==> flow/design.v <==
`timescale 1ns/1ps
module ALU(ALUControl, a, b, zero, less_greater, w);
    parameter N = 16;
    input [2:0] ALUControl;
    input signed [N-1:0] a, b;
    output zero, less_greater;
    output reg signed [N-1:0] w;
    always @(a or b or ALUControl) begin
        case (ALUControl)
            3'b000   :  w = a + b;
            3'b001   :  w = a - b;
            3'b010   :  w = a & b;
            3'b011    :  w = a | b;
            3'b101   :  w = $signed(a) < $signed(b) ? 16'd1 : 16'd0;
            3'b100   :  w = a ^ b;
            default:  w = {N{1'bx}};
        endcase
    end
    assign zero = (~|w);
    assign less_greater = |w;
endmodule
`timescale 1ns/1ps
module ALU_Controller(func3, Branch_funct, ALUOp, ALUControl);
    input [2:0] func3;
    input [1:0] Branch_funct;
    input [1:0] ALUOp;  
    output reg [2:0] ALUControl;
    always @(ALUOp or func3 or Branch_funct)begin
        case (ALUOp)
            2'b00   : ALUControl <= 3'b000;
            2'b01   : ALUControl <= 
                        (Branch_funct == 2'b00) ? 3'b001:
                        (Branch_funct == 2'b01) ? 3'b001:
                        (Branch_funct == 2'b10) ? 3'b101: 3'bxxx;
            2'b10   : ALUControl <= 
                        (func3 == 3'b000) ? 3'b000:
                        (func3 == 3'b001)  ? 3'b001:
                        (func3 == 3'b111) ? 3'b010:
                        (func3 == 3'b110) ? 3'b011:
                        (func3 == 3'b010) ? 3'b101 : 3'bxxx;
            2'b11   : ALUControl <= 3'b000;
            default: ALUControl <= 3'b000;
        endcase
    end
endmodule
module BranchController(Branch_funct, branch, less_greater, zero, w);
    input branch, zero, less_greater;
    input [1:0] Branch_funct;
    output reg w;
    always @(Branch_funct, zero, less_greater, branch) begin
        case (Branch_funct)
            2'b00   : w <= branch && zero;
            2'b01   : w <= branch && ~zero;
            2'b10   : w <= branch && less_greater;
            default: w <= 1'b0;
        endcase
    end
endmodule
`timescale 1ns/1ps
module CRegister(in, en, rst, clk, out);
    parameter N = 16;
    input [N-1:0] in;
    input en, clk, rst;
    output reg [N-1:0] out;
    always @(posedge clk or posedge rst) begin
        if (rst)
            out <= {N{1'b0}};
        else if (en)
            out <= in;
    end
endmodule
`timescale 1ns/1ps
module ImmExtension(immSrc, data, w);
    input [2:0] immSrc;
    input [12:0] data;
    parameter [2:0] L_T = 3'b000, S_T = 3'b001,
                    B_T = 3'b010, J_T = 3'b011,
                    I_T = 3'b100;
    output reg [15:0] w;
    always @(immSrc, data) begin
        case (immSrc)
            L_T   : w <= {{9{data[12]}},data[12], data[8:6] , data[2:0]};
            S_T   : w <= {{19{data[12]}},data[12], data[5:0]};
            J_T   : w <= {{3{data[12]}},data[12], data[11:0]};
            B_T   : w <= {{11{data[12]}}, data[12], data[9], data[2:0]};
            I_T   : w <= {{9{data[12]}},data[12], data[8:6], data[2:0]};
            default: w <= 16'dx;
        endcase
    end
endmodule
`timescale 1ns/1ps
module Mux2to1(slc, a, b, w);
    parameter N = 16;
    input slc;
    input [N-1:0] a, b;
    output [N-1:0] w;
    assign w = ~slc ? a : b;
endmodule
`timescale 1ns/1ps
module Mux4to1(slc, a, b, c, d, w);
    parameter N = 16;
    input [1:0] slc;
    input [N-1:0] a, b, c, d;
    output reg [N-1:0] w;
    always @(a or b or c or d or slc) begin
        case (slc)
            2'b00  : w <= a;
            2'b01  : w <= b;
            2'b10  : w <= c;
            2'b11  : w <= d;
            default: w <= {N{1'bx}};
        endcase
    end
endmodule
`timescale 1ns/1ps
module RegisterFile(clk, regWrite,
                    readRegister1, readRegister2,
                    writeRegister, writeData,
                    readData1, readData2);
    parameter WordLen = 16;
    parameter WordCount = 16;
    input regWrite, clk;
    input [2:0] readRegister1, readRegister2, writeRegister;
    input [WordLen-1:0] writeData;
    output [WordLen-1:0] readData1, readData2;
    reg [WordLen-1:0] registerFile [0:(WordCount /2)-1];
    always @(posedge clk) begin
        if (regWrite)
            registerFile[writeRegister] <= writeData;
    end
    assign readData1 = registerFile[readRegister1];
    assign readData2 = registerFile[readRegister2];
endmodule
`timescale 1ns/1ps
module MainController(clk, rst, op,
                      PCUpdate, adrSrc, memWrite, branch,
                      IRWrite, resultSrc, ALUOp, 
                      ALUSrcA, ALUSrcB, immSrc, regWrite, jump);
    input [2:0] op;
    input clk, rst;
    output reg [1:0]  resultSrc, ALUSrcA, ALUSrcB, ALUOp;
    output reg [2:0] immSrc;
    output reg adrSrc, regWrite, memWrite, PCUpdate, branch, IRWrite, jump;
    parameter [2:0] R_T = 3'b000, L_T = 3'b001,
                    S_T = 3'b010, B_T = 3'b011,
                    J_T = 3'b100, I_T = 3'b101;
    reg [11:0] pstate;
    reg [11:0] nstate;
    always @(*) begin
        case (pstate)
            12'b000000000001   : nstate = 12'b000000000010;
            12'b000000000010  : nstate =  (op == L_T)    ? 12'b000000000100     :
                                 (op == R_T)    ? 12'b000000010000     :
                                 (op == B_T)    ? 12'b000001000000     :                                   
                                 (op == J_T)    ? 12'b000000001000     :
                                 (op == S_T)    ? 12'b000010000000     : 
                                 (op == I_T)    ? 12'b100000000001     :12'b000000000001;   
            12'b100000000001 : nstate = 12'b000000100000;
            12'b000000000100 : nstate = 12'b001000000001;
            12'b000000010000 : nstate = 12'b000000100000;
            12'b000000100000: nstate = 12'b000000000001;
            12'b000001000000 : nstate = 12'b000000000001;
            12'b000000001000 : nstate = 12'b000000000001;
            12'b000010000000 : nstate = 12'b000100000000;
            12'b000100000000: nstate = 12'b000000000001;
            12'b001000000001: nstate = 12'b010000000001;
            12'b010000000001 : nstate = 12'b000000000001;
            default: nstate = 12'b000000000001;
        endcase
    end
    always @(pstate) begin
        {resultSrc, memWrite, ALUOp, ALUSrcA, ALUSrcB, immSrc, 
                regWrite, PCUpdate, branch, IRWrite, jump, adrSrc} = 18'b0;
        case (pstate)
            12'b000000000001 : begin
                IRWrite   = 1'b1;
                adrSrc    = 1'b0;
                ALUSrcA   = 2'b00;
                ALUSrcB   = 2'b10;
                ALUOp     = 2'b00;
                resultSrc = 2'b10;
                PCUpdate  = 1'b1;
            end
            12'b000000000010: begin
                ALUSrcA   = 2'b01;
                ALUSrcB   = 2'b01;
                ALUOp     = 2'b00;
                immSrc    = 3'b010;
            end
            12'b100000000001: begin 
                ALUSrcA   = 2'b10;
                ALUSrcB   = 2'b01;
                immSrc    = 3'b100;
                ALUOp     = 2'b11;
            end
            12'b000000000100: begin 
                ALUSrcA   = 2'b10;
                ALUSrcB   = 2'b01;
                immSrc    = 3'b000;
                ALUOp     = 2'b11;
            end
            12'b001000000001: begin
                resultSrc = 2'b00;
                adrSrc    = 1'b1;
            end
            12'b010000000001: begin
                resultSrc = 2'b01;
                regWrite  = 1'b1;
            end
            12'b000000010000: begin
                ALUSrcA   = 2'b10;
                ALUSrcB   = 2'b00;
                ALUOp     = 2'b10;
            end
            12'b000001000000: begin
                ALUSrcA   = 2'b10;
                ALUSrcB   = 2'b00;
                ALUOp     = 2'b01;
                resultSrc = 2'b00;
                branch    = 1'b1;
            end
            12'b000000001000: begin
                ALUSrcA   = 2'b01;
                ALUSrcB   = 2'b01;
                ALUOp     = 2'b00;
                resultSrc = 2'b10;
                immSrc    = 3'b011;
                jump      = 1'b1;
            end
            12'b000010000000: begin
                ALUSrcA   = 2'b10;
                ALUSrcB   = 2'b01;
                ALUOp     = 2'b00;
                immSrc    = 3'b001;
            end
            12'b000100000000: begin
                resultSrc = 2'b00;
                adrSrc    = 1'b1;
                memWrite  = 1'b1;
            end
            12'b000000100000: begin
                resultSrc = 2'b00;
                regWrite  = 1'b1;
            end
        endcase
    end
    always @(posedge clk or posedge rst) begin
        if (rst)
            pstate <= 12'b000000000001;
        else
            pstate <= nstate;
    end
endmodule
`timescale 1ns/1ps
module RISC_V_Controller(clk, rst, op, func3, Branch_funct, zero,less_greater,
                    PCWrite, adrSrc, memWrite,
                    IRWrite, resultSrc, ALUControl,
                    ALUSrcA, ALUSrcB, immSrc, regWrite);
    input [2:0] op;
    input [2:0] func3;
    input [1:0] Branch_funct;
    input clk, rst, zero, less_greater;
    output PCWrite, adrSrc, memWrite, IRWrite, regWrite;
    output [1:0] resultSrc, ALUSrcA, ALUSrcB;
    output [2:0] ALUControl;
    output [2:0] immSrc;
    wire PCUpdate, branch, Branch_out, jump;
    wire[1:0] ALUOp;
    MainController mainController(
        .clk(clk), .rst(rst), .op(op),
        .PCUpdate(PCUpdate),
        .adrSrc(adrSrc), .memWrite(memWrite),
        .branch(branch), .resultSrc(resultSrc),
        .ALUSrcA(ALUSrcA), .ALUSrcB(ALUSrcB),
        .immSrc(immSrc), .regWrite(regWrite),
        .IRWrite(IRWrite), .ALUOp(ALUOp), .jump(jump)
    );
    ALU_Controller ALUController(
        .func3(func3),  .ALUOp(ALUOp), .ALUControl(ALUControl), .Branch_funct(Branch_funct)
    );    
    BranchController Branch_Control(
                                    .Branch_funct(Branch_funct), .branch(branch), .less_greater(less_greater), .zero(zero), .w(Branch_out)
                                    );
    assign PCWrite = (PCUpdate | Branch_out | jump); 
endmodule
`timescale 1ns/1ps
module RISC_V_Datapath(clk, rst, PCWrite, adrSrc, memWrite,
                    IRWrite, resultSrc, ALUControl,
                    ALUSrcA, ALUSrcB, immSrc, regWrite,
                    op, func3, Branch_funct, zero, less_greater, funct7,
                    mem_addr, mem_wdata, mem_we, mem_rdata);
    input clk, rst, PCWrite, adrSrc, memWrite, IRWrite, regWrite;
    input [1:0] resultSrc, ALUSrcA, ALUSrcB;
    input [2:0] ALUControl;
    input [2:0] immSrc;
    input  [15:0] mem_rdata;
    output [15:0] mem_addr, mem_wdata;
    output        mem_we;
    output [2:0] op;
    output [2:0] func3;
    output [1:0] Branch_funct;
    output  zero, less_greater, funct7;
    wire [15:0] Adr, PC, ReadData, OldPC;
    wire [15:0] ImmExt, instr, Data;
    wire [15:0] RD1, RD2, A, B, SrcA, SrcB;
    wire [15:0] ALUResult, ALUOut, Result;
    CRegister  PCR  (.in(Result),    .en(PCWrite), .rst(rst), .clk(clk), .out(PC));
    CRegister OldPCR(.in(PC),        .en(IRWrite), .rst(rst), .clk(clk), .out(OldPC));
    CRegister  IR   (.in(ReadData),  .en(IRWrite), .rst(rst), .clk(clk), .out(instr));
    CRegister MDR   (.in(ReadData),  .en(1'b1),    .rst(rst), .clk(clk), .out(Data));
    CRegister AR    (.in(RD1),       .en(1'b1),    .rst(rst), .clk(clk), .out(A));
    CRegister BR    (.in(RD2),       .en(1'b1),    .rst(rst), .clk(clk), .out(B));
    CRegister ALUR  (.in(ALUResult), .en(1'b1),    .rst(rst), .clk(clk), .out(ALUOut));
    Mux2to1 AdrMux(.slc(adrSrc),    .a(PC),     .b(Result), .w(Adr));
    Mux4to1 AMux     (.slc(ALUSrcA),   .a(PC),     .b(OldPC),  .c(A),         .d(16'd0),  .w(SrcA));
    Mux4to1 BMux     (.slc(ALUSrcB),   .a(B),      .b(ImmExt), .c(16'd2),     .d(16'd0),  .w(SrcB));
    Mux4to1 ResultMux(.slc(resultSrc), .a(ALUOut), .b(Data),   .c(ALUResult), .d(ImmExt), .w(Result));
    ImmExtension Extend(
        .immSrc(immSrc), .data({instr[15], instr[11:0]}), .w(ImmExt)
    );
    ALU ALU_Instance(
        .ALUControl(ALUControl), .a(SrcA), .b(SrcB), 
        .zero(zero), .less_greater(less_greater), .w(ALUResult)
    );
    assign mem_addr  = Adr;
    assign mem_wdata = B;
    assign mem_we    = memWrite;
    assign ReadData  = mem_rdata;
    RegisterFile RF(
        .clk(clk), 
        .regWrite(regWrite),
        .writeData(Result), 
        .readData1(RD1), .readData2(RD2),
        .readRegister1(instr[5:3]), 
        .readRegister2(instr[8:6]),
        .writeRegister(instr[11:9])
    );
    assign funct7 = instr[15]; 
    assign op = instr[14:12];
    assign func3 = instr[2:0];
    assign Branch_funct = instr[11:10];
endmodule
`timescale 1ns/1ps
module RISC_V(clk, rst, mem_addr, mem_wdata, mem_we, mem_rdata);
    input clk, rst;
    input  [15:0] mem_rdata;  
    output [15:0] mem_addr;   
    output [15:0] mem_wdata;  
    output        mem_we;     
    wire [2:0] func3, ALUControl;
    wire[2:0] immSrc;
    wire zero, less_greater, PCSrc, memWrite, 
         regWrite, ALUSrc, PCWrite, adrSrc, IRWrite, funct7;
    wire [1:0] resultSrc, ALUSrcA, ALUSrcB, Branch_funct;
    wire [2:0] op; 
    RISC_V_Controller CU(
        .clk(clk), .rst(rst), .op(op), 
        .func3(func3), .immSrc(immSrc), .zero(zero), 
        .less_greater(less_greater), .PCWrite(PCWrite),
        .adrSrc(adrSrc), .memWrite(memWrite), 
        .IRWrite(IRWrite), .resultSrc(resultSrc), 
        .ALUControl(ALUControl), .ALUSrcA(ALUSrcA),
        .ALUSrcB(ALUSrcB), .regWrite(regWrite),
        .Branch_funct(Branch_funct)
    );
    RISC_V_Datapath DP(
        .clk(clk), .rst(rst), .less_greater(less_greater),
        .PCWrite(PCWrite), .adrSrc(adrSrc),
        .memWrite(memWrite), .IRWrite(IRWrite), 
        .resultSrc(resultSrc), .immSrc(immSrc), 
        .ALUControl(ALUControl), .op(op),
        .ALUSrcA(ALUSrcA), .func3(func3),
        .ALUSrcB(ALUSrcB), .zero(zero),
        .regWrite(regWrite), .Branch_funct(Branch_funct), .funct7(funct7),
        .mem_addr(mem_addr), .mem_wdata(mem_wdata), .mem_we(mem_we), .mem_rdata(mem_rdata)
    );
endmodule
==> flow/run.sh <==
#!/bin/bash
# the make line also repeats each setting of config.mk as NAME=value (left out here)
make -C /OpenROAD-flow-scripts/flow DESIGN_CONFIG=/design/flow/config.mk WORK_HOME=/design/flow/orfs CLKGATE_MAP_FILE= finish
==> flow/config.mk <==
export PLATFORM = sky130hd
export DESIGN_NAME = RISC_V
export DESIGN_NICKNAME = RISC_V
export VERILOG_FILES = /design/flow/design.v
export SDC_FILE = /design/flow/constraint.sdc
export NUM_CORES = 4
export LEC_CHECK = 0
export ABC_AREA = 1
export CAP_MARGIN = 35
export CORE_MARGIN = 4
export CORE_UTILIZATION = 44
export CTS_CLUSTER_DIAMETER = 393
export CTS_CLUSTER_SIZE = 19
export GPL_ROUTABILITY_DRIVEN = 0
export GPL_TIMING_DRIVEN = 1
export MAX_ROUTING_LAYER = met4
export MIN_ROUTING_LAYER = met1
export PLACE_DENSITY_LB_ADDON = 0.18
export SLEW_MARGIN = 0
export TNS_END_PERCENT = 100
==> flow/constraint.sdc <==
create_clock -name core_clock -period 9.51 [get_ports {clk}]
set_input_delay 1.9020 -clock core_clock [delete_from_list [all_inputs] [get_ports {clk}]]
set_output_delay 1.9020 -clock core_clock [all_outputs]
set_load 0.01 [all_outputs]
==> results of run 1 <==
## metrics by stage
stage	cells	setup slack, ns
final	2190	1.545
after floorplan	1759	4.145
after global placement	2158	2.095
after global routing	2190	1.013
after CTS	2190	1.610
after detailed placement	2160	2.159
## layer usage
metal / part of all wire, % / wire length [um] / vias up / track usage, %
met5: 0 / 0 / - / -
met4: 4.2 / 1855 / 0 / 9.300
met3: 7.0 / 3137 / 106 / 2.408
met2: 47 / 20860 / 523 / 40.81
met1: 42 / 18790 / 5833 / 34.40
li1: - / - / 5807 / -
## area by class of cell
type / instances / area [um2] / area share, %
flip-flops and latches: 252 / 6950 / 44.75
clock inverters: 2 / 25.02 / 0.1611
well taps: 402 / 503.0 / 3.238
multi-input cells: 1201 / 6017 / 38.74
inverters: 225 / 847.1 / 5.454
clock buffers: 28 / 466.7 / 3.005
repair buffers: 80 / 723.2 / 4.656
==> reports/metrics.yaml, run 1 <==
setup_path:
  ff2ff_path_depth: 27
  crit_arrival_ns: 6.06
  crit_path_end_kind: "output port"
  cpMaxStageDelayCell: "o21ai_0"
  rrSetupSlack_ns: 3.95
  worst_path_dominant_cell_family: "simple AND/OR/NAND/NOR gates"
  cpPeakStageDelay_ns: 0.62
  crit_type: "register to output port"
  crit_path_frequent_cell: "inv_1"
  timing.rr.start: "CU.mainController.pstate[6]"
  critPathBufInv: 8
  critPathMaxFanout: 12
  required_ns: 7.61
  setup.worst_path.start_class: "register"
  cp_num_cells: 25
  cp-startpoint: "CU.mainController.pstate[6]"
  critPathCapture: "mem_addr[14]"
  reg2reg_to: "DP.PCR.out[10]"
timing:
  worst_pin_slew_ns: 0.9084
  setup_tns_ns: 0
  hold_viol: 0
  finalSetupViolations: 0
  max_freq_ghz: 0.1256
  whs_ns: 0.3829
  fin_worst_skew_ns: 0.02196
  fin_crit_ns: 7.965
  slew_headroom_pct: 39.44
  layout_worst_path_cycle_share_pct: 83.75
  rsz0062_at_grt: "no"
  drv_slew: 0
pwr:
  p_seq_share_pct: 60.8
  p_leak_nw: 6.836
  swShare_pct: 20.61
  p_sw_uw: 386.9
  pg_seq_mw: 1.14
  clkPwrFrac_pct: 38.2
  clock_power_uw: 717
  ir_drop_mv: 0.1084
  cellPowerDensity_mw_per_mm2: 120.9
  p_comb_uw: 19.8
  power.share.combinational_pct: 1.1
  intPower_mw: 1.490
  total_power_mw: 1.877
  power.largest_group: "registers"
floorplan:
  num_rows: 65
  fp_util_pct: 44.74
  die_area_mm2: 0.03510
  die_h_um: 187.4
  core-area_mm2: 0.03164
  ioPinCount: 51
  die_x_um: 187.4
logic_synthesis:
  ys_seq_share_pct: 49.09
  top_area_cell: "edfxtp_1"
  edf_count: 128
  area_leaders: "edfxtp_1 27%, dfrtp_1 22%, nand2_1 13%"
  syn_area_per_cell_um2: 8.047
  synth.mux.area_fraction_pct: 0
  floorplan.nets: 1833
  yosysWarnings: 8
  netlist_top_cells_count: "493 x nand2_1, 216 x inv_1, 186 x o21ai_0"
  ys_chip_area_mm2: 0.01415
  synth_adder_area_share_pct: 5.056
  ys_types: 42
  xor_area_share_pct: 0.4950
  syn-instance-count: 1759
  topCombFamilyByArea: "simple AND/OR/NAND/NOR gates"
  ys_cells: 1759
  synth_area_mm2: 0.01415
  yosysMostFrequentCell: "nand2_1"
  yosysTopAreaCellShare_pct: 27.15
  synth-compound-area-share_pct: 14.62
  simple_gate_share_pct: 22.28
  ff_type: "edfxtp_1"
  ys.flops: 252
  synthArstFlopShare_pct: 49.21
cts:
  numCtsBuffers: 17
  insertion_delay_ns: 0.51
  post_cts_buffers: 0
  htreeDepth: 1
  cts_root_buf: "clkbuf_16"
  cts_buffer_depth: 3
  cts_tree: "done"
  cts.sinks: 252
  postCtsHoldBufs: 0
  ctsResizeCount: 0
  cts.reportedPaths.clkPinSlew_ns: 0.08
cells_and_area:
  final_core_util_pct: 49.10
  fill_cells: 3046
  syn_to_final_growth_pct: 9.732
  fin_area_mm2: 0.01553
  nets: 1851
global_route:
  grt_first_pass_wirelength_mm: 69.02
  antenna_found_initial: 1
  grtUsageTotal_pct: 25.60
  gr-total-overflow: 0
  grt_max_degree: 83
  grt_pass1_vias: 11640
drt:
  drt_first_pass_iters: 5
  viasPerCell: 5.602
  wl_per_cell_um: 20.39
  drt_wl_total_mm: 44.65
  diodes: 0
  drc_errors: 0
  drtAntennaViolNets: 0
  dr.first_iter.drc_count: 1233
  via_count: 12270
run:
  cap_violations: 0
  tool_warnings: 62
min_path:
  worst_hold_startpoint: "CU.mainController.pstate[7]"
  hold_path.class: "register to register"
  whs_path_depth: 0
  hold_path_end: "CU.mainController.pstate[11]"
placed_design:
  place_hpwl_mm: 30.77
  place_area_mm2: 0.01504
  io_buffers: 50
status:
  status: "complete, no violations"
==> inputs of run 2 (changes only) <==
CAP_MARGIN = 20   (was 35)
CORE_MARGIN = 2   (was 4)
CORE_UTILIZATION = 72   (was 44)
CTS_CLUSTER_DIAMETER = 95   (was 393)
CTS_CLUSTER_SIZE = not set   (was 19)
GPL_ROUTABILITY_DRIVEN = not set   (was 0)
GPL_TIMING_DRIVEN = not set   (was 1)
MAX_ROUTING_LAYER = not set   (was met4)
MIN_ROUTING_LAYER = not set   (was met1)
PLACE_DENSITY = 0.73   (was not set)
PLACE_DENSITY_LB_ADDON = not set   (was 0.18)
SLEW_MARGIN = 20   (was 0)
TNS_END_PERCENT = not set   (was 100)
clock period = 5.69 ns   (was 9.51 ns; I/O delays follow)
==> run 2 against run 1 <==
  * The run now fails in 3_5_place_dp
  * Die area shrank 41%
  * Synthesized area is the same
  * Synthesized cell count stayed put
==> reports/metrics.yaml, run 2 <==
status:
  status: "aborted with a tool error"
  haltStage: "3_5_place_dp"
  firstError: "[ERROR DPL-0033] detailed placement checks failed during check placement."
logic_synthesis:
  yosysMostFrequentCell: "nand2_1"
  xor_area_share_pct: 0.4950  # unchanged
  netlist_top_cells_count: "493 x nand2_1, 216 x inv_1, 186 x o21ai_0"
  yosysTopAreaCellShare_pct: 27.15  # unchanged
  syn-instance-count: 1759  # unchanged
  yosysWarnings: 8  # unchanged
  synth-compound-area-share_pct: 14.62  # unchanged
  ys_types: 42  # unchanged
  topCombFamilyByArea: "simple AND/OR/NAND/NOR gates"
  simple_gate_share_pct: 22.28  # unchanged
  synth_adder_area_share_pct: 5.056  # unchanged
  ys_cells: 1759  # unchanged
  synthArstFlopShare_pct: 49.21  # unchanged
  synth.mux.area_fraction_pct: 0  # unchanged
  synth_area_mm2: 0.01415  # unchanged
  ys.flops: 252  # unchanged
  ys_seq_share_pct: 49.09  # unchanged
  edf_count: 128  # unchanged
  top_area_cell: "edfxtp_1"
  floorplan.nets: 1833  # unchanged
  syn_area_per_cell_um2: 8.047  # unchanged
  ff_type: "edfxtp_1"
  ys_chip_area_mm2: 0.01415  # unchanged
  area_leaders: "edfxtp_1 27%, dfrtp_1 22%, nand2_1 13%"
placed_design:
  gp_congestion: 1.068
  io_buffers: 50  # unchanged
floorplan:
  num_rows: 51  # -22%
  die_area_mm2: 0.02080  # -41%
  fp_util_pct: 72.97  # +28 points
  core-area_mm2: 0.01940  # -39%
  die_h_um: 144.2  # -23%
  ioPinCount: 51  # unchanged
  die_x_um: 144.2  # -23%
run 2: metrics by stage:
stage,hold WS (ns),setup WS (ns),cell area [um2]
global placement,0.3576,0.3906,15130
floorplan,0.3543,1.089,14150
==> inputs of run 3 (changes only) <==
ABC_AREA = 0   (was 1)
CORE_UTILIZATION = 50   (was 72)
CTS_CLUSTER_DIAMETER = 63   (was 95)
CTS_CLUSTER_SIZE = 19   (was not set)
MAX_ROUTING_LAYER = met4   (was not set)
MIN_ROUTING_LAYER = met1   (was not set)
PLACE_DENSITY = not set   (was 0.73)
PLACE_DENSITY_LB_ADDON = 0.26   (was not set)
clock period = 6.07 ns   (was 5.69 ns; I/O delays follow)
==> run 3 against run 2 <==
  * The layout now fails its checks (setup timing)
  * Synthesized area decreased by 1.8%
  * Die area increased by 40%
  * Synthesized cell count decreased by 40%
==> reports/metrics.yaml, run 3 <==
run:
  cap_violations: 0
  tool_warnings: 64
setup_path:
  cpPeakStageDelay_ns: 0.51
  cpMaxStageDelayCell: "mux4_2"
  critPathBufInv: 5
  worst_path_dominant_cell_family: "AND-OR/OR-AND gates"
  crit_path_end_kind: "output port"
  required_ns: 4.86
  critPathMaxFanout: 4
  ff2ff_path_depth: 25
  critPathCapture: "mem_addr[12]"
  crit_type: "register to output port"
  cp_num_cells: 19
  timing.rr.start: "CU.mainController.pstate[9]"
  setup.worst_path.start_class: "register"
  rrSetupSlack_ns: 0.64
  crit_arrival_ns: 4.99
  cp-startpoint: "CU.mainController.pstate[9]"
  reg2reg_to: "DP.PCR.out[0]"
  path_cells: "nor3_2 -> inv_1 -> or3_4 -> buf_6 -> mux2i_1 -> o21ai_1 -> buf_4 -> inv_4 -> fa_2 -> nand2b_4 -> a2111o_1 -> o21a_1 -> a31oi_2 -> o22ai_1 -> o21ai_1 -> o221ai_2 -> mux4_2 -> mux2_4 -> buf_6"
logic_synthesis:
  xor_area_share_pct: 0.3241  # -0.17 points
  netlist_top_cells_count: "128 x edfxtp_1, 123 x dfrtp_1, 83 x mux2_2"
  synth-compound-area-share_pct: 10.52  # -4.1 points
  syn_area_per_cell_um2: 13.24  # +64%
  yosysTopAreaCellShare_pct: 27.66  # +0.50 points
  synth_area_mm2: 0.01390  # -1.8%
  ys_chip_area_mm2: 0.01390  # -1.8%
  area_leaders: "edfxtp_1 28%, dfrtp_1 22%, mux4_2 13%"
  synth_adder_area_share_pct: 5.150  # +0.094 points
  synthArstFlopShare_pct: 49.21  # unchanged
  floorplan.nets: 1124  # -39%
  ys_cells: 1050  # -40%
  simple_gate_share_pct: 8.121  # -14 points
  ff_type: "edfxtp_1"
  top_area_cell: "edfxtp_1"
  ys_seq_share_pct: 50.00  # +0.91 points
  yosysWarnings: 8  # unchanged
  yosysMostFrequentCell: "edfxtp_1"
  ys.flops: 252  # unchanged
  ys_types: 89  # +110%
  synth.mux.area_fraction_pct: 21.98  # +22 points
  syn-instance-count: 1050  # -40%
  topCombFamilyByArea: "multiplexers"
  edf_count: 128  # unchanged
pwr:
  swShare_pct: 19.65
  ir_drop_mv: 0.2881
  cellPowerDensity_mw_per_mm2: 169.0
  p_leak_nw: 6.099
  p_sw_uw: 569.6
  p_seq_share_pct: 61.7
  pg_seq_mw: 1.79
  intPower_mw: 2.329
  power.largest_group: "registers"
  p_comb_uw: 33.6
  clock_power_mw: 1.08
  power.share.combinational_pct: 1.2
  clkPwrFrac_pct: 37.1
min_path:
  hold_path_end: "CU.mainController.pstate[10]"
  hold_path.class: "register to register"
  worst_hold_startpoint: "CU.mainController.pstate[11]"
  whs_path_depth: 0
timing:
  max_freq_ghz: 0.1612
  hold_viol: 0
  setup_ws_ns: -0.1346
  drv_slew: 0
  layout_worst_path_cycle_share_pct: 102.2
  rsz0062_at_grt: "yes"
  fin_crit_ns: 6.205
  finalSetupViolations: 6
  worst_pin_slew_ns: 1.108
  slew_headroom_pct: 26.15
  setup_tns_ns: -0.4642
  fin_worst_skew_ns: 0.01552
placed_design:
  io_buffers: 50  # unchanged
  place_area_mm2: 0.01561
  post-place-ws_ns: -0.1953
  gp_congestion: 0.9820  # -8.0%
  place_hpwl_mm: 27.06
  dp_cells: 1551
global_route:
  gr-total-overflow: 0
  grt_max_degree: 84
  grt_pass1_vias: 9656
  grt_first_pass_wirelength_mm: 58.64
  antenna_found_initial: 0
  grtUsageTotal_pct: 27.94
drt:
  drc_errors: 0
  viasPerCell: 6.068
  diodes: 0
  via_count: 9897
  drt_wl_total_mm: 39.04
  wl_per_cell_um: 23.94
  drtAntennaViolNets: 0
  dr.first_iter.drc_count: 1120
  drt_first_pass_iters: 5
floorplan:
  ioPinCount: 51  # unchanged
  die_h_um: 170.7  # +18%
  die_x_um: 170.7  # +18%
  core-area_mm2: 0.02755  # +42%
  die_area_mm2: 0.02914  # +40%
  fp_util_pct: 50.44  # -23 points
  num_rows: 61  # +20%
cts:
  insertion_delay_ns: 0.49
  cts_root_buf: "clkbuf_16"
  cts_buffer_depth: 3
  cts.sinks: 252
  cts.reportedPaths.clkPinSlew_ns: 0.07
  cts_tree: "done"
  numCtsBuffers: 17
  htreeDepth: 1
cells_and_area:
  final_cells: 1631
  final_core_util_pct: 62.23
  fin_area_mm2: 0.01715
  syn_to_final_growth_pct: 23.37
  nets: 1318
status:
  status: "finished with violations"
  check.faults: "setup timing"
==> run 3: final cells by class <==
type / instances / area (um2)
Clock buffer: 27 / 462.9
Clock inverter: 1 / 16.27
Fill cell: 2085 / 10410
Inverter: 65 / 251.5
Multi-Input combinational cell: 669 / 7013
Sequential cell: 252 / 6954
Tap cell: 378 / 473.0
Timing Repair Buffer: 239 / 1974
==> run 3: repair_timing <==
action | CTS | global route
gates resized | 118 | 68
hold buffers | 0 | 0
endpoints found under the setup margin | 14 | 15
setup buffers | 29 | 24
pin swaps | 37 | 34
==> run 3: layer usage <==
| metal | track usage, % | wire [um] | vias up |
|---|---|---|---|
| met1 | 39.14 | 16690 | 5039 |
| met2 | 44.32 | 18620 | 399 |
| met5 | - | 0 | - |
| met3 | 1.781 | 2312 | 82 |
| li1 | - | - | 4377 |
| met4 | 8.844 | 1416 | 0 |
==> run 3: metrics by stage <==
stage | power [mW] | hold WS [ns]
4_1_cts | 2.919 | 0.3937
3_5_place_dp | 1.859 | 0.3643
6_report | 2.898 | 0.3977
3_3_place_gp | 1.859 | 0.3744
2_1_floorplan | 1.836 | 0.3543
5_1_grt | 2.979 | 0.4182
==> inputs of run 4 (changes only) <==
ABC_AREA = 1   (was 0)
CORE_UTILIZATION = 71   (was 50)
CTS_CLUSTER_DIAMETER = 363   (was 63)
CTS_CLUSTER_SIZE = 15   (was 19)
MAX_ROUTING_LAYER = not set   (was met4)
MIN_ROUTING_LAYER = not set   (was met1)
PLACE_DENSITY_LB_ADDON = 0.29   (was 0.26)
SETUP_SLACK_MARGIN = -0.37   (was not set)
clock period = 4.42 ns   (was 6.07 ns; I/O delays follow)
==> run 4 against run 3 <==
  * The flow now stops in 5_1_grt
  * Die area decreased by 28%
  * Synthesized area increased by 1.9%
  * Synthesized cell count up 68%
==> reports/metrics.yaml, run 4 <==
status:
  status: "aborted with a tool error"
  haltStage: "5_1_grt"
  firstError: "[ERROR DPL-0038] Utilization greater than 100%, impossible to legalize"
logic_synthesis:
  topCombFamilyByArea: "simple AND/OR/NAND/NOR gates"
  yosysWarnings: 8  # unchanged
  ff_type: "edfxtp_1"
  top_area_cell: "edfxtp_1"
  xor_area_share_pct: 0.4950  # +0.17 points
  synthArstFlopShare_pct: 49.21  # unchanged
  ys.flops: 252  # unchanged
  syn_area_per_cell_um2: 8.047  # -39%
  synth-compound-area-share_pct: 14.62  # +4.1 points
  ys_types: 42  # -53%
  ys_cells: 1759  # +68%
  edf_count: 128  # unchanged
  floorplan.nets: 1833  # +63%
  synth.mux.area_fraction_pct: 0  # -22 points
  simple_gate_share_pct: 22.28  # +14 points
  ys_seq_share_pct: 49.09  # -0.91 points
  area_leaders: "edfxtp_1 27%, dfrtp_1 22%, nand2_1 13%"
  synth_area_mm2: 0.01415  # +1.9%
  yosysMostFrequentCell: "nand2_1"
  synth_adder_area_share_pct: 5.056  # -0.094 points
  ys_chip_area_mm2: 0.01415  # +1.9%
  syn-instance-count: 1759  # +68%
  netlist_top_cells_count: "493 x nand2_1, 216 x inv_1, 186 x o21ai_0"
  yosysTopAreaCellShare_pct: 27.15  # -0.50 points
floorplan:
  fp_util_pct: 72.49  # +22 points
  num_rows: 51  # -16%
  ioPinCount: 51  # unchanged
  core-area_mm2: 0.01953  # -29%
  die_h_um: 145.2  # -15%
  die_area_mm2: 0.02108  # -28%
  die_x_um: 145.2  # -15%
placed_design:
  io_buffers: 50  # unchanged
  place_hpwl_mm: 32.41  # +20%
  gp_congestion: 1.054  # +7.3%
  post-place-ws_ns: -0.6153  # -0.4200 ns
  dp_cells: 2219  # +43%
  place_area_mm2: 0.01636  # +4.8%
cts:
  htreeDepth: 1  # unchanged
  cts_root_buf: "clkbuf_16"
  cts.sinks: 252  # unchanged
  numCtsBuffers: 20  # +3
  cts_buffer_depth: 3  # unchanged
## run 4: metrics by stage
stage	total power [mW]	hold WS [ns]
floorplan	2.522	0.3543
global placement	2.549	0.3591
detailed placement	2.550	0.3608
CTS	4.204	0.3760
## run 4: what timing repair did
action,CTS
setup buffers,93
resized,240
pin swaps,58
setup endpoints to repair,16
hold buffers,0
cloned,1
==> inputs of run 5 (changes only) <==
ABC_AREA = not set   (was 1)
CELL_PAD_IN_SITES_DETAIL_PLACEMENT = 1   (was not set)
CELL_PAD_IN_SITES_GLOBAL_PLACEMENT = 3   (was not set)
CORE_MARGIN = 4   (was 2)
CORE_UTILIZATION = 42   (was 71)
CTS_CLUSTER_DIAMETER = 63   (was 363)
CTS_CLUSTER_SIZE = not set   (was 15)
GPL_ROUTABILITY_DRIVEN = 0   (was not set)
GPL_TIMING_DRIVEN = 1   (was not set)
HOLD_SLACK_MARGIN = -0.01   (was not set)
MIN_ROUTING_LAYER = met1   (was not set)
PLACE_DENSITY_LB_ADDON = 0.13   (was 0.29)
SETUP_SLACK_MARGIN = not set   (was -0.37)
SLEW_MARGIN = 0   (was 20)
TNS_END_PERCENT = 35   (was not set)
clock period = 4.83 ns   (was 4.42 ns; I/O delays follow)
==> run 5 against run 4 <==
  * The layout now fails its checks (setup timing)
  * Synthesized cell count decreased by 40%
  * Synthesized area decreased by 1.8%
  * Die area up 71%
==> reports/metrics.yaml, run 5 <==
status:
  status: "finished with violations"
  check.faults: "setup timing"
placed_design:
  place_hpwl_mm: 35.23  # +8.7%
  io_buffers: 50  # unchanged
pwr:
  total_power_mw: 4.242
  p_comb_uw: 42.4
  ir_drop_mv: 0.3235
  cellPowerDensity_mw_per_mm2: 223.2
  pg_seq_mw: 2.25
  p_seq_share_pct: 53.1
  clkPwrFrac_pct: 45.9
  power.share.combinational_pct: 1.0
  p_sw_uw: 856.1
  swShare_pct: 20.18
  intPower_mw: 3.386
  p_leak_nw: 7.157
  clock_power_mw: 1.95
  power.largest_group: "registers"
logic_synthesis:
  xor_area_share_pct: 0.3241  # -0.17 points
  area_leaders: "edfxtp_1 28%, dfrtp_1 22%, mux4_2 13%"
  top_area_cell: "edfxtp_1"
  edf_count: 128  # unchanged
  ys_chip_area_mm2: 0.01390  # -1.8%
  ff_type: "edfxtp_1"
  synth-compound-area-share_pct: 10.52  # -4.1 points
  syn_area_per_cell_um2: 13.24  # +64%
  yosysWarnings: 8  # unchanged
  ys_cells: 1050  # -40%
  netlist_top_cells_count: "128 x edfxtp_1, 123 x dfrtp_1, 83 x mux2_2"
  ys_seq_share_pct: 50.00  # +0.91 points
  yosysMostFrequentCell: "edfxtp_1"
  topCombFamilyByArea: "multiplexers"
  ys.flops: 252  # unchanged
  syn-instance-count: 1050  # -40%
  synth.mux.area_fraction_pct: 21.98  # +22 points
  ys_types: 89  # +110%
  simple_gate_share_pct: 8.121  # -14 points
  floorplan.nets: 1124  # -39%
  synth_area_mm2: 0.01390  # -1.8%
  synth_adder_area_share_pct: 5.150  # +0.094 points
  synthArstFlopShare_pct: 49.21  # unchanged
  yosysTopAreaCellShare_pct: 27.66  # +0.50 points
cts:
  cts_buffer_depth: 3  # unchanged
  cts.reportedPaths.clkPinSlew_ns: 0.06
  htreeDepth: 1  # unchanged
  insertion_delay_ns: 0.53
  numCtsBuffers: 26  # +30%
  cts.sinks: 252  # unchanged
  postCtsHoldBufs: 0  # unchanged
  cts_root_buf: "clkbuf_16"
  cts_tree: "done"
drt:
  dr.first_iter.drc_count: 820
  wl_per_cell_um: 26.05
  drt_wl_total_mm: 48.79
  via_count: 10590
  drt_first_pass_iters: 5
  drtAntennaViolNets: 0
  drc_errors: 0
  diodes: 0
  viasPerCell: 5.653
timing:
  rsz0062_at_grt: "yes"
  slew_headroom_pct: 25.06
  setup_tns_ns: -20.07
  worst_pin_slew_ns: 1.124
  drv_slew: 0
  fin_worst_skew_ns: 0.01440
  finalSetupViolations: 32
  layout_worst_path_cycle_share_pct: 124.2
  hold_viol: 0
  max_freq_ghz: 0.1667
  setup_ws_ns: -1.168
  fin_crit_ns: 5.998
setup_path:
  critPathCapture: "mem_addr[12]"
  required_ns: 3.86
  critPathBufInv: 4
  crit_arrival_ns: 5.03
  reg2reg_to: "DP.PCR.out[2]"
  critPathMaxFanout: 6
  cp_num_cells: 18
  rrSetupSlack_ns: -0.37
  crit_type: "register to output port"
  cp-startpoint: "CU.mainController.pstate[9]"
  cpMaxStageDelayCell: "mux4_2"
  ff2ff_path_depth: 32
  path_cells: "nor3_4 -> inv_1 -> or3_4 -> buf_6 -> mux2i_2 -> o21ai_2 -> inv_2 -> fa_2 -> nand2b_4 -> a2111o_1 -> o21a_1 -> a31oi_2 -> o22ai_1 -> o21ai_2 -> o221ai_2 -> mux4_2 -> mux2_4 -> buf_6"
  cpPeakStageDelay_ns: 0.51
  timing.rr.start: "CU.mainController.pstate[9]"
  setup.worst_path.start_class: "register"
  crit_path_end_kind: "output port"
  worst_path_dominant_cell_family: "AND-OR/OR-AND gates"
min_path:
  hold_path.class: "register to register"
  whs_path_depth: 0
  hold_path_end: "CU.mainController.pstate[10]"
  worst_hold_startpoint: "CU.mainController.pstate[11]"
floorplan:
  die_h_um: 189.9  # +31%
  die_area_mm2: 0.03606  # +71%
  ioPinCount: 51  # unchanged
  fp_util_pct: 42.60  # -30 points
  core-area_mm2: 0.03262  # +67%
  die_x_um: 189.9  # +31%
  num_rows: 66  # +29%
run:
  tool_warnings: 65
  cap_violations: 0
global_route:
  grt_pass1_vias: 11760
  gr-total-overflow: 0
  antenna_found_initial: 1
  grt_max_degree: 84
  grt_first_pass_wirelength_mm: 73.83
  grtUsageTotal_pct: 27.08
cells_and_area:
  syn_to_final_growth_pct: 36.75
  nets: 1485
  fill_cells: 3222
-- run 5: repair_timing --
action,4_1_cts,5_1_grt
gates resized,147,68
endpoints found under the setup margin,40,40
buffers inserted,38,6
pin swaps,48,30
-- run 5: routing by layer --
| metal | part of all wire (%) | global-route usage [%] | wire length [um] |
|---|---|---|---|
| met1 | 43 | 36.37 | 20880 |
| met2 | 50 | 46.44 | 24510 |
| met3 | 3.7 | 3.248 | 1808 |
| met5 | 0 | 0 | 0 |
| met4 | 3.3 | 8.264 | 1588 |
-- run 5: final cells by class --
class,count,area (um2),area share (%)
Clock inverter,11,82.58,0.4345
Tap cell,442,553.0,2.910
Timing Repair Buffer,397,3241,17.05
Multi-Input combinational cell,669,7183,37.80
Inverter,65,249.0,1.310
Sequential cell,252,6953,36.59
Clock buffer,37,743.2,3.911
-- run 5: stage by stage --
step | hold slack (ns) | cell area, um2 | std cells | utilization [%] | worst slack [ns]
2_1_floorplan | 0.3543 | 13980 | 1050 | - | -0.3171
3_3_place_gp | 0.4126 | 17090 | 1780 | 52.40 | -1.108
3_5_place_dp | 0.4015 | 17090 | 1780 | 52.40 | -1.289
4_1_cts | 0.4170 | 18670 | 1865 | 57.23 | -1.178
5_1_grt | 0.4412 | 19000 | 1873 | 58.26 | -1.379
6_report | 0.4209 | 19000 | 1873 | 58.26 | -1.168
==> inputs of run 6 (changes only) <==
ABC_AREA = 1   (was not set)
CAP_MARGIN = 0   (was 20)
CELL_PAD_IN_SITES_DETAIL_PLACEMENT = not set   (was 1)
CELL_PAD_IN_SITES_GLOBAL_PLACEMENT = not set   (was 3)
CORE_MARGIN = 2   (was 4)
CORE_UTILIZATION = 72   (was 42)
CTS_CLUSTER_DIAMETER = 93   (was 63)
GPL_ROUTABILITY_DRIVEN = not set   (was 0)
GPL_TIMING_DRIVEN = not set   (was 1)
HOLD_SLACK_MARGIN = not set   (was -0.01)
MIN_ROUTING_LAYER = not set   (was met1)
PLACE_DENSITY = 0.65   (was not set)
PLACE_DENSITY_LB_ADDON = not set   (was 0.13)
SLEW_MARGIN = 20   (was 0)
TNS_END_PERCENT = not set   (was 35)
clock period = 5.05 ns   (was 4.83 ns; I/O delays follow)
==> run 6 against run 5 <==
  * The run now fails in 5_1_grt
  * Synthesized area increased by 1.9%
  * Synthesized cell count increased by 68%
  * Die area decreased by 42%
==> reports/metrics.yaml, run 6 <==
status:
  status: "aborted with a tool error"
  haltStage: "5_1_grt"
  firstError: "[ERROR GRT-0232] Routing congestion too high. Check the congestion heatmap in the GUI."
global_route:
  gr-total-overflow: 1157
  grtUsageTotal_pct: 100.5
logic_synthesis:
  edf_count: 128  # unchanged
  ys_cells: 1759  # +68%
  simple_gate_share_pct: 22.28  # +14 points
  synth-compound-area-share_pct: 14.62  # +4.1 points
  yosysTopAreaCellShare_pct: 27.15  # -0.50 points
  synth_adder_area_share_pct: 5.056  # -0.094 points
  floorplan.nets: 1833  # +63%
  syn_area_per_cell_um2: 8.047  # -39%
  synthArstFlopShare_pct: 49.21  # unchanged
  ys.flops: 252  # unchanged
  ys_chip_area_mm2: 0.01415  # +1.9%
  netlist_top_cells_count: "493 x nand2_1, 216 x inv_1, 186 x o21ai_0"
  topCombFamilyByArea: "simple AND/OR/NAND/NOR gates"
  synth_area_mm2: 0.01415  # +1.9%
  synth.mux.area_fraction_pct: 0  # -22 points
  ff_type: "edfxtp_1"
  area_leaders: "edfxtp_1 27%, dfrtp_1 22%, nand2_1 13%"
  yosysMostFrequentCell: "nand2_1"
  top_area_cell: "edfxtp_1"
  ys_seq_share_pct: 49.09  # -0.91 points
  yosysWarnings: 8  # unchanged
  ys_types: 42  # -53%
  xor_area_share_pct: 0.4950  # +0.17 points
  syn-instance-count: 1759  # +68%
floorplan:
  die_area_mm2: 0.02080  # -42%
  die_h_um: 144.2  # -24%
  fp_util_pct: 72.97  # +30 points
  core-area_mm2: 0.01940  # -41%
  num_rows: 51  # -23%
  ioPinCount: 51  # unchanged
  die_x_um: 144.2  # -24%
cts:
  htreeDepth: 1  # unchanged
  postCtsHoldBufs: 0  # unchanged
  cts.sinks: 252  # unchanged
  cts_root_buf: "clkbuf_16"
  numCtsBuffers: 26  # unchanged
  cts_buffer_depth: 3  # unchanged
placed_design:
  place_hpwl_mm: 31.09  # -12%
  gp_congestion: 1.013
  io_buffers: 50  # unchanged
  dp_cells: 2122  # +19%
## run 6: metal layers
metal  GRT usage (%)  overflow
met1           92.53        45
met5           70.18        11
met4           112.7       333
met3           86.72        39
met2           116.9       729
## run 6: metrics by stage
stage | instance area [um2] | power, mW | setup slack (ns) | utilization [%]
floorplan | 14150 | 2.207 | 0.5772 | -
global placement | 15640 | 2.231 | -0.1775 | 80.60
detailed placement | 15640 | 2.232 | -0.2653 | 80.60
CTS | 17790 | 4.069 | -0.02536 | 91.72
## run 6: timing repair
action | in CTS
gates resized | 195
pin swaps | 53
cloned | 1
buffers inserted | 99
endpoints found under the setup margin | 16
endpoints found under the hold margin | 0
==> inputs of run 7 (changes only) <==
ABC_AREA = not set   (was 1)
CAP_MARGIN = 20   (was 0)
CORE_UTILIZATION = 70   (was 72)
CTS_CLUSTER_DIAMETER = not set   (was 93)
CTS_CLUSTER_SIZE = 35   (was not set)
PLACE_DENSITY = not set   (was 0.65)
SETUP_SLACK_MARGIN = 1.05   (was not set)
clock period = 3.73 ns   (was 5.05 ns; I/O delays follow)
==> run 7 against run 6 <==
  * The flow stops in 4_1_cts
  * Synthesized area shrank 1.8%
  * Die area up 0.96%
  * Synthesized cell count shrank 40%
==> reports/metrics.yaml, run 7 <==
status:
  status: "aborted with a tool error"
  haltStage: "4_1_cts"
  firstError: "[ERROR DPL-0033] detailed placement checks failed during check placement."
floorplan:
  die_area_mm2: 0.02100  # +0.96%
  die_x_um: 144.9  # +0.48%
  die_h_um: 144.9  # +0.48%
  ioPinCount: 51  # unchanged
  core-area_mm2: 0.01946  # +0.33%
  fp_util_pct: 71.40  # -1.6 points
  num_rows: 51  # unchanged
logic_synthesis:
  yosysMostFrequentCell: "edfxtp_1"
  xor_area_share_pct: 0.3241  # -0.17 points
  synth_adder_area_share_pct: 5.150  # +0.094 points
  yosysWarnings: 8  # unchanged
  yosysTopAreaCellShare_pct: 27.66  # +0.50 points
  syn_area_per_cell_um2: 13.24  # +64%
  ys_chip_area_mm2: 0.01390  # -1.8%
  ys.flops: 252  # unchanged
  syn-instance-count: 1050  # -40%
  ys_seq_share_pct: 50.00  # +0.91 points
  ff_type: "edfxtp_1"
  synth-compound-area-share_pct: 10.52  # -4.1 points
  topCombFamilyByArea: "multiplexers"
  floorplan.nets: 1124  # -39%
  ys_types: 89  # +110%
  simple_gate_share_pct: 8.121  # -14 points
  edf_count: 128  # unchanged
  top_area_cell: "edfxtp_1"
  ys_cells: 1050  # -40%
  synth.mux.area_fraction_pct: 21.98  # +22 points
  synth_area_mm2: 0.01390  # -1.8%
  area_leaders: "edfxtp_1 28%, dfrtp_1 22%, mux4_2 13%"
  synthArstFlopShare_pct: 49.21  # unchanged
  netlist_top_cells_count: "128 x edfxtp_1, 123 x dfrtp_1, 83 x mux2_2"
placed_design:
  io_buffers: 50  # unchanged
  place_area_mm2: 0.01697  # +8.6%
  place_hpwl_mm: 36.77  # +18%
  gp_congestion: 0.9691  # -4.4%
  dp_cells: 1605  # -24%
## run 7: metrics by stage
| step | TNS [ns] | worst slack (ns) |
|---|---|---|
| 3_5_place_dp | -145.06 | -2.068 |
| 3_3_place_gp | -98.05 | -1.771 |
| 2_1_floorplan | -42.81 | -1.197 |
==> inputs of run 8 (changes only) <==
CAP_MARGIN = 5   (was 20)
CTS_CLUSTER_SIZE = 37   (was 35)
HOLD_SLACK_MARGIN = -0.08   (was not set)
MAX_ROUTING_LAYER = met4   (was not set)
SETUP_SLACK_MARGIN = 1.01   (was 1.05)
==> run 8 against run 7 <==
  * The run again fails in 4_1_cts
  * Synthesized area unchanged
  * Synthesized cell count stayed put
  * Die area did not move
==> reports/metrics.yaml, run 8 <==
status:
  status: "aborted with a tool error"
  haltStage: "4_1_cts"
  firstError: "[ERROR DPL-0033] detailed placement checks failed during check placement."
logic_synthesis:
  ff_type: "edfxtp_1"
  topCombFamilyByArea: "multiplexers"
  simple_gate_share_pct: 8.121  # unchanged
  ys_chip_area_mm2: 0.01390  # unchanged
  synth.mux.area_fraction_pct: 21.98  # unchanged
  ys_types: 89  # unchanged
  synth-compound-area-share_pct: 10.52  # unchanged
  top_area_cell: "edfxtp_1"
  syn-instance-count: 1050  # unchanged
  edf_count: 128  # unchanged
  xor_area_share_pct: 0.3241  # unchanged
  floorplan.nets: 1124  # unchanged
  netlist_top_cells_count: "128 x edfxtp_1, 123 x dfrtp_1, 83 x mux2_2"
  yosysWarnings: 8  # unchanged
  ys_cells: 1050  # unchanged
  yosysTopAreaCellShare_pct: 27.66  # unchanged
  area_leaders: "edfxtp_1 28%, dfrtp_1 22%, mux4_2 13%"
  synth_area_mm2: 0.01390  # unchanged
  syn_area_per_cell_um2: 13.24  # unchanged
  ys.flops: 252  # unchanged
  synthArstFlopShare_pct: 49.21  # unchanged
  ys_seq_share_pct: 50.00  # unchanged
  synth_adder_area_share_pct: 5.150  # unchanged
  yosysMostFrequentCell: "edfxtp_1"
floorplan:
  die_x_um: 144.9  # unchanged
  core-area_mm2: 0.01946  # unchanged
  die_h_um: 144.9  # unchanged
  fp_util_pct: 71.40  # unchanged
  num_rows: 51  # unchanged
  die_area_mm2: 0.02100  # unchanged
  ioPinCount: 51  # unchanged
placed_design:
  gp_congestion: 0.9605  # -0.89%
  io_buffers: 50  # unchanged
  place_hpwl_mm: 36.17  # -1.6%
  post-place-ws_ns: -2.037  # +0.03032 ns
run 8: stage by stage:
step	instance area, um2	setup TNS (ns)	utilization, %	instances
after floorplan	14070	-42.81	-	1050
after global placement	16960	-92.42	87.14	1603
after detailed placement	16960	-138.91	87.14	1603
==> inputs of run 9 (changes only) <==
ABC_AREA = 1   (was not set)
CAP_MARGIN = 20   (was 5)
CORE_UTILIZATION = 64   (was 70)
CTS_CLUSTER_SIZE = not set   (was 37)
HOLD_SLACK_MARGIN = not set   (was -0.08)
MAX_ROUTING_LAYER = not set   (was met4)
PLACE_DENSITY = 0.43   (was not set)
SETUP_SLACK_MARGIN = not set   (was 1.01)
clock period = 4.48 ns   (was 3.73 ns; I/O delays follow)
==> run 9 against run 8 <==
  * Now fails the layout checks on setup timing
  * Synthesized cell count is 68% higher
  * Die area is 11% higher
  * Synthesized area is 1.9% higher
==> reports/metrics.yaml, run 9 <==
status:
  status: "finished with violations"
  check.faults: "setup timing"
global_route:
  grt_max_degree: 82
  antenna_found_initial: 4
  grtUsageTotal_pct: 46.92
  gr-total-overflow: 0
  grt_pass1_vias: 15750
  grt_first_pass_wirelength_mm: 84.99
placed_design:
  io_buffers: 50  # unchanged
  dp_cells: 2232  # +39%
  gp_congestion: 0.9875  # +2.8%
  place_hpwl_mm: 32.26  # -11%
pwr:
  swShare_pct: 22.72
  p_sw_mw: 1.081
  total_power_mw: 4.757
  p_leak_nw: 8.934
  intPower_mw: 3.676
  p_seq_share_pct: 51.0
  pg_seq_mw: 2.43
  p_comb_uw: 47.3
  ir_drop_mv: 0.5030
  power.share.combinational_pct: 1.0
  clkPwrFrac_pct: 48.0
  clock_power_mw: 2.28
  power.largest_group: "registers"
  cellPowerDensity_mw_per_mm2: 239.5
logic_synthesis:
  yosysWarnings: 8  # unchanged
  ys_types: 42  # -53%
  syn_area_per_cell_um2: 8.047  # -39%
  netlist_top_cells_count: "493 x nand2_1, 216 x inv_1, 186 x o21ai_0"
  ys_cells: 1759  # +68%
  floorplan.nets: 1833  # +63%
  yosysMostFrequentCell: "nand2_1"
  yosysTopAreaCellShare_pct: 27.15  # -0.50 points
  synthArstFlopShare_pct: 49.21  # unchanged
  topCombFamilyByArea: "simple AND/OR/NAND/NOR gates"
  ys_seq_share_pct: 49.09  # -0.91 points
  synth_area_mm2: 0.01415  # +1.9%
  syn-instance-count: 1759  # +68%
  top_area_cell: "edfxtp_1"
  synth-compound-area-share_pct: 14.62  # +4.1 points
  area_leaders: "edfxtp_1 27%, dfrtp_1 22%, nand2_1 13%"
  ff_type: "edfxtp_1"
  edf_count: 128  # unchanged
  xor_area_share_pct: 0.4950  # +0.17 points
  synth.mux.area_fraction_pct: 0  # -22 points
  ys_chip_area_mm2: 0.01415  # +1.9%
  simple_gate_share_pct: 22.28  # +14 points
  synth_adder_area_share_pct: 5.056  # -0.094 points
  ys.flops: 252  # unchanged
setup_path:
  cpPeakStageDelay_ns: 0.45
  critPathCapture: "mem_addr[12]"
  timing.rr.start: "CU.mainController.pstate[7]"
  crit_path_end_kind: "output port"
  critPathMaxFanout: 5
  crit_arrival_ns: 4.89
  worst_path_dominant_cell_family: "simple AND/OR/NAND/NOR gates"
  rrSetupSlack_ns: -1.26
  cp-startpoint: "CU.mainController.pstate[6]"
  critPathBufInv: 8
  setup.worst_path.start_class: "register"
  cpMaxStageDelayCell: "nor2_1"
  reg2reg_to: "DP.PCR.out[8]"
  crit_type: "register to output port"
  ff2ff_path_depth: 33
  cp_num_cells: 27
  required_ns: 3.58
  crit_path_frequent_cell: "nand2_1"
timing:
  hold_viol: 0
  fin_crit_ns: 5.790
  layout_worst_path_cycle_share_pct: 129.2
  max_freq_ghz: 0.1727
  finalSetupViolations: 96
  fin_worst_skew_ns: 0.05256
  rsz0062_at_grt: "yes"
  slew_headroom_pct: 41.44
  setup_ws_ns: -1.310
  worst_pin_slew_ns: 0.8784
  drv_slew: 0
floorplan:
  ioPinCount: 51  # unchanged
  die_area_mm2: 0.02332  # +11%
  fp_util_pct: 65.06  # -6.3 points
  core-area_mm2: 0.02176  # +12%
  die_h_um: 152.7  # +5.4%
  num_rows: 54  # +5.9%
  die_x_um: 152.7  # +5.4%
cts:
  insertion_delay_ns: 0.62
  cts_buffer_depth: 3
  cts_root_buf: "clkbuf_16"
  cts_tree: "done"
  numCtsBuffers: 26
  cts.sinks: 252
  cts.reportedPaths.clkPinSlew_ns: 0.07
  htreeDepth: 1
drt:
  via_count: 17270
  drt_wl_total_mm: 70.96
  drc_errors: 0
  drtAntennaViolNets: 0
  wl_per_cell_um: 29.38
  dr.first_iter.drc_count: 3615
  drt_first_pass_iters: 17
  viasPerCell: 7.152
min_path:
  whs_path_depth: 0
  hold_path.class: "register to register"
  hold_path_end: "CU.mainController.pstate[11]"
  worst_hold_startpoint: "CU.mainController.pstate[7]"
run:
  cap_violations: 0
  tool_warnings: 66
cells_and_area:
  nets: 2187
  final_cells: 2415
  syn_to_final_growth_pct: 40.34
  final_core_util_pct: 91.31
-- run 9: timing repair --
action,in CTS,in global routing
resized,281,215
hold buffers,0,0
pin swaps,69,93
endpoints found under the setup margin,16,88
cloned,0,3
setup buffers,132,39
-- run 9: per-layer routing --
metal,track usage (%),wire [um],up-vias
met3,14.33,12800,918
met4,35.27,8598,10
met5,0,215,-
li1,-,-,6499
met2,73.61,28750,2103
met1,54.34,20590,7741
-- run 9: stage by stage --
| stage | TNS, ns | hold WS [ns] | setup WS, ns | cell area [um2] |
|---|---|---|---|---|
| after global routing | -61.59 | 0.4236 | -1.288 | 19860 |
| after global placement | -5.601 | 0.3621 | -0.5448 | 16370 |
| after CTS | -20.19 | 0.3936 | -0.4104 | 18960 |
| after floorplan | 0 | 0.3543 | 0.1212 | 14150 |
| after detailed placement | -7.037 | 0.3807 | -0.6322 | 16370 |
| final | -60.91 | 0.4292 | -1.310 | 19870 |
-- run 9: final cells by class --
| class | count | area, um2 |
|---|---|---|
| Timing Repair Buffer | 407 | 3401 |
| Inverter | 225 | 860.8 |
| Clock buffer | 38 | 755.7 |
| Fill cell | 794 | 1891 |
| Sequential cell | 252 | 6950 |
| Multi-Input combinational cell | 1201 | 7435 |
| Clock inverter | 10 | 107.6 |
| Tap cell | 280 | 350.3 |
| Antenna cell | 2 | 5.005 |
==> inputs of run 10 (changes only) <==
ABC_AREA = not set   (was 1)
CORE_UTILIZATION = 72   (was 64)
CTS_CLUSTER_SIZE = 37   (was not set)
HOLD_SLACK_MARGIN = -0.08   (was not set)
PLACE_DENSITY = 0.64   (was 0.43)
SETUP_SLACK_MARGIN = -0.03   (was not set)
clock period = 3.73 ns   (was 4.48 ns; I/O delays follow)
==> run 10 against run 9 <==
  * The run now fails in 4_1_cts
  * Die area is 12% lower
  * Synthesized area shrank 1.8%
  * Synthesized cell count decreased by 40%
==> reports/metrics.yaml, run 10 <==
status:
  status: "aborted with a tool error"
  haltStage: "4_1_cts"
  firstError: "[ERROR DPL-0038] Utilization greater than 100%, impossible to legalize"
floorplan:
  fp_util_pct: 73.80  # +8.7 points
  core-area_mm2: 0.01883  # -13%
  num_rows: 50  # -7.4%
  die_x_um: 142.9  # -6.4%
  die_h_um: 142.9  # -6.4%
  ioPinCount: 51  # unchanged
  die_area_mm2: 0.02043  # -12%
placed_design:
  place_hpwl_mm: 35.00  # +8.5%
  gp_congestion: 1.019  # +3.2%
  io_buffers: 50  # unchanged
logic_synthesis:
  synth_adder_area_share_pct: 5.150  # +0.094 points
  ys.flops: 252  # unchanged
  yosysTopAreaCellShare_pct: 27.66  # +0.50 points
  netlist_top_cells_count: "128 x edfxtp_1, 123 x dfrtp_1, 83 x mux2_2"
  area_leaders: "edfxtp_1 28%, dfrtp_1 22%, mux4_2 13%"
  synthArstFlopShare_pct: 49.21  # unchanged
  ys_seq_share_pct: 50.00  # +0.91 points
  synth_area_mm2: 0.01390  # -1.8%
  synth-compound-area-share_pct: 10.52  # -4.1 points
  top_area_cell: "edfxtp_1"
  ys_types: 89  # +110%
  yosysMostFrequentCell: "edfxtp_1"
  simple_gate_share_pct: 8.121  # -14 points
  yosysWarnings: 8  # unchanged
  floorplan.nets: 1124  # -39%
  ff_type: "edfxtp_1"
  ys_chip_area_mm2: 0.01390  # -1.8%
  topCombFamilyByArea: "multiplexers"
  syn-instance-count: 1050  # -40%
  synth.mux.area_fraction_pct: 21.98  # +22 points
  xor_area_share_pct: 0.3241  # -0.17 points
  edf_count: 128  # unchanged
  ys_cells: 1050  # -40%
  syn_area_per_cell_um2: 13.24  # +64%
## run 10: metrics by stage
step | instance area (um2) | power (mW) | setup WS (ns) | TNS (ns) | std cells
2_1_floorplan | 14030 | 2.989 | -1.197 | -42.51 | 1050
3_3_place_gp | 16910 | 3.026 | -1.739 | -95.72 | 1600
3_5_place_dp | 16910 | 3.030 | -1.970 | -135.12 | 1600
==> inputs of run 11 (changes only) <==
ABC_AREA = 1   (was not set)
CAP_MARGIN = 35   (was 20)
CORE_MARGIN = 4   (was 2)
CORE_UTILIZATION = 44   (was 72)
CTS_CLUSTER_DIAMETER = 393   (was not set)
CTS_CLUSTER_SIZE = 19   (was 37)
GPL_ROUTABILITY_DRIVEN = 0   (was not set)
GPL_TIMING_DRIVEN = 0   (was not set)
HOLD_SLACK_MARGIN = 0.23   (was -0.08)
MAX_ROUTING_LAYER = met4   (was not set)
MIN_ROUTING_LAYER = met2   (was not set)
PLACE_DENSITY = not set   (was 0.64)
PLACE_DENSITY_LB_ADDON = 0.18   (was not set)
SETUP_SLACK_MARGIN = not set   (was -0.03)
SLEW_MARGIN = 0   (was 20)
TNS_END_PERCENT = 100   (was not set)
clock period = 9.51 ns   (was 3.73 ns; I/O delays follow)
==> run 11 against run 10 <==
  * The run now finishes clean
  * Synthesized area up 1.9%
  * Die area increased by 72%
  * Synthesized cell count increased by 68%
==> reports/metrics.yaml, run 11 <==
placed_design:
  dp_cells: 2220  # +39%
  io_buffers: 50  # unchanged
  place_hpwl_mm: 35.63  # +1.8%
  place_area_mm2: 0.01528  # -9.6%
global_route:
  use_met2_pct: 50.60
  gr-total-overflow: 0
  grt-busiest-layer: "met2"
  groute.layer.met1.usage_pct: 0
  grt_first_pass_wirelength_mm: 73.52
  grt_max_degree: 100
  grtUsageMet3_pct: 49.44
  grtUsageTotal_pct: 41.95
  antenna_found_initial: 0
  grt_pass1_vias: 18140
setup_path:
  cp-startpoint: "CU.mainController.pstate[8]"
  crit_path_end_kind: "output port"
  crit_type: "register to output port"
  critPathCapture: "mem_addr[3]"
  reg2reg_to: "DP.PCR.out[0]"
  rrSetupSlack_ns: 3.67
  cpMaxStageDelayCell: "nor2_1"
  cp_num_cells: 19
  crit_path_frequent_cell: "inv_1"
  setup.worst_path.start_class: "register"
  critPathBufInv: 6
  required_ns: 7.61
  path_cells: "nor2_1 -> inv_1 -> nor2_1 -> inv_1 -> clkbuf_1 -> o221ai_1 -> inv_1 -> ha_1 -> inv_1 -> a21oi_1 -> nand2_1 -> xor2_1 -> nand2_1 -> nand4_1 -> a22oi_1 -> nand3_1 -> nand2_1 -> o21ai_0 -> clkdlybuf4s50_1"
  timing.rr.start: "CU.mainController.pstate[8]"
  worst_path_dominant_cell_family: "simple AND/OR/NAND/NOR gates"
  ff2ff_path_depth: 25
  critPathMaxFanout: 10
  crit_arrival_ns: 6.59
  cpPeakStageDelay_ns: 0.68
logic_synthesis:
  edf_count: 128  # unchanged
  ys.flops: 252  # unchanged
  ys_chip_area_mm2: 0.01415  # +1.9%
  synth-compound-area-share_pct: 14.62  # +4.1 points
  simple_gate_share_pct: 22.28  # +14 points
  xor_area_share_pct: 0.4950  # +0.17 points
  synth_adder_area_share_pct: 5.056  # -0.094 points
  synthArstFlopShare_pct: 49.21  # unchanged
  synth.mux.area_fraction_pct: 0  # -22 points
  syn-instance-count: 1759  # +68%
  top_area_cell: "edfxtp_1"
  floorplan.nets: 1833  # +63%
  ys_cells: 1759  # +68%
  yosysWarnings: 8  # unchanged
  yosysTopAreaCellShare_pct: 27.15  # -0.50 points
  yosysMostFrequentCell: "nand2_1"
  area_leaders: "edfxtp_1 27%, dfrtp_1 22%, nand2_1 13%"
  syn_area_per_cell_um2: 8.047  # -39%
  synth_area_mm2: 0.01415  # +1.9%
  topCombFamilyByArea: "simple AND/OR/NAND/NOR gates"
  ff_type: "edfxtp_1"
  ys_seq_share_pct: 49.09  # -0.91 points
  ys_types: 42  # -53%
  netlist_top_cells_count: "493 x nand2_1, 216 x inv_1, 186 x o21ai_0"
floorplan:
  ioPinCount: 51  # unchanged
  fp_util_pct: 44.74  # -29 points
  num_rows: 65  # +30%
  die_area_mm2: 0.03510  # +72%
  die_h_um: 187.4  # +31%
  die_x_um: 187.4  # +31%
  core-area_mm2: 0.03164  # +68%
timing:
  drv_slew: 0
  fin_crit_ns: 8.488
  fin_worst_skew_ns: 0.06018
  worst_pin_slew_ns: 0.9886
  hold_viol: 0
  layout_worst_path_cycle_share_pct: 89.25
  max_freq_ghz: 0.1178
  slew_headroom_pct: 33.40
  rsz0062_at_grt: "no"
  finalSetupViolations: 0
  setup_tns_ns: 0
drt:
  drt_wl_total_mm: 48.85
  viasPerCell: 7.823
  dr.first_iter.drc_count: 5791
  drt_first_pass_iters: 20
  drtAntennaViolNets: 0
  via_count: 17630
  drc_errors: 0
  wl_per_cell_um: 21.68
min_path:
  worst_hold_startpoint: "CU.mainController.pstate[11]"
  hold_path.class: "register to register"
  whs_path_depth: 0
  hold_path_end: "CU.mainController.pstate[10]"
cts:
  insertion_delay_ns: 0.54
  cts.sinks: 252
  cts.reportedPaths.clkPinSlew_ns: 0.10
  post_cts_buffers: 0
  cts_tree: "done"
  cts_root_buf: "clkbuf_16"
  htreeDepth: 1
  cts_buffer_depth: 3
  postCtsHoldBufs: 0
  numCtsBuffers: 17
  ctsResizeCount: 0
cells_and_area:
  fin_area_mm2: 0.01578
  syn_to_final_growth_pct: 11.50
  nets: 1912
  final_cells: 2253
pwr:
  clock_power_uw: 752
  pg_seq_mw: 1.14
  ir_drop_mv: 0.1226
  p_sw_uw: 423.1
  p_seq_share_pct: 59.6
  power.share.combinational_pct: 1.1
  intPower_mw: 1.492
  swShare_pct: 22.09
  clkPwrFrac_pct: 39.3
  p_comb_uw: 20.9
  power.largest_group: "registers"
  cellPowerDensity_mw_per_mm2: 121.3
  p_leak_nw: 6.886
  total_power_mw: 1.915
run:
  cap_violations: 0
  tool_warnings: 62
status:
  status: "complete, no violations"
==> run 11: cell type report <==
cell class              instances  area (um2)
repair buffers                 60       615.6
clock buffers                  28       466.7
inverters                     225       849.6
well taps                     402       503.0
flip-flops and latches        252        6948
fillers                      3071       15850
clock inverters                 2       25.02
multi-input cells            1201        6017
diodes                          2       5.005
plain buffers                  81       352.8
==> run 11: metrics by stage <==
| stage | util (%) | hold slack, ns | setup WS [ns] |
|---|---|---|---|
| after detailed placement | 48.30 | 0.3633 | 1.906 |
| after global placement | 47.91 | 0.3610 | 1.985 |
| after CTS | 49.86 | 0.3730 | 1.361 |
| final | 49.89 | 0.3700 | 1.022 |
| after global routing | 49.87 | 0.3863 | 0.7353 |
| after floorplan | - | 0.3543 | 4.145 |
==> run 11: metal layers <==
layer	share of wire [%]	wire length, um
met5	0	0
met4	16	7777
met3	37	18310
met2	47	22770
met1	0	0
Power is estimated from default activity; no workload was simulated.
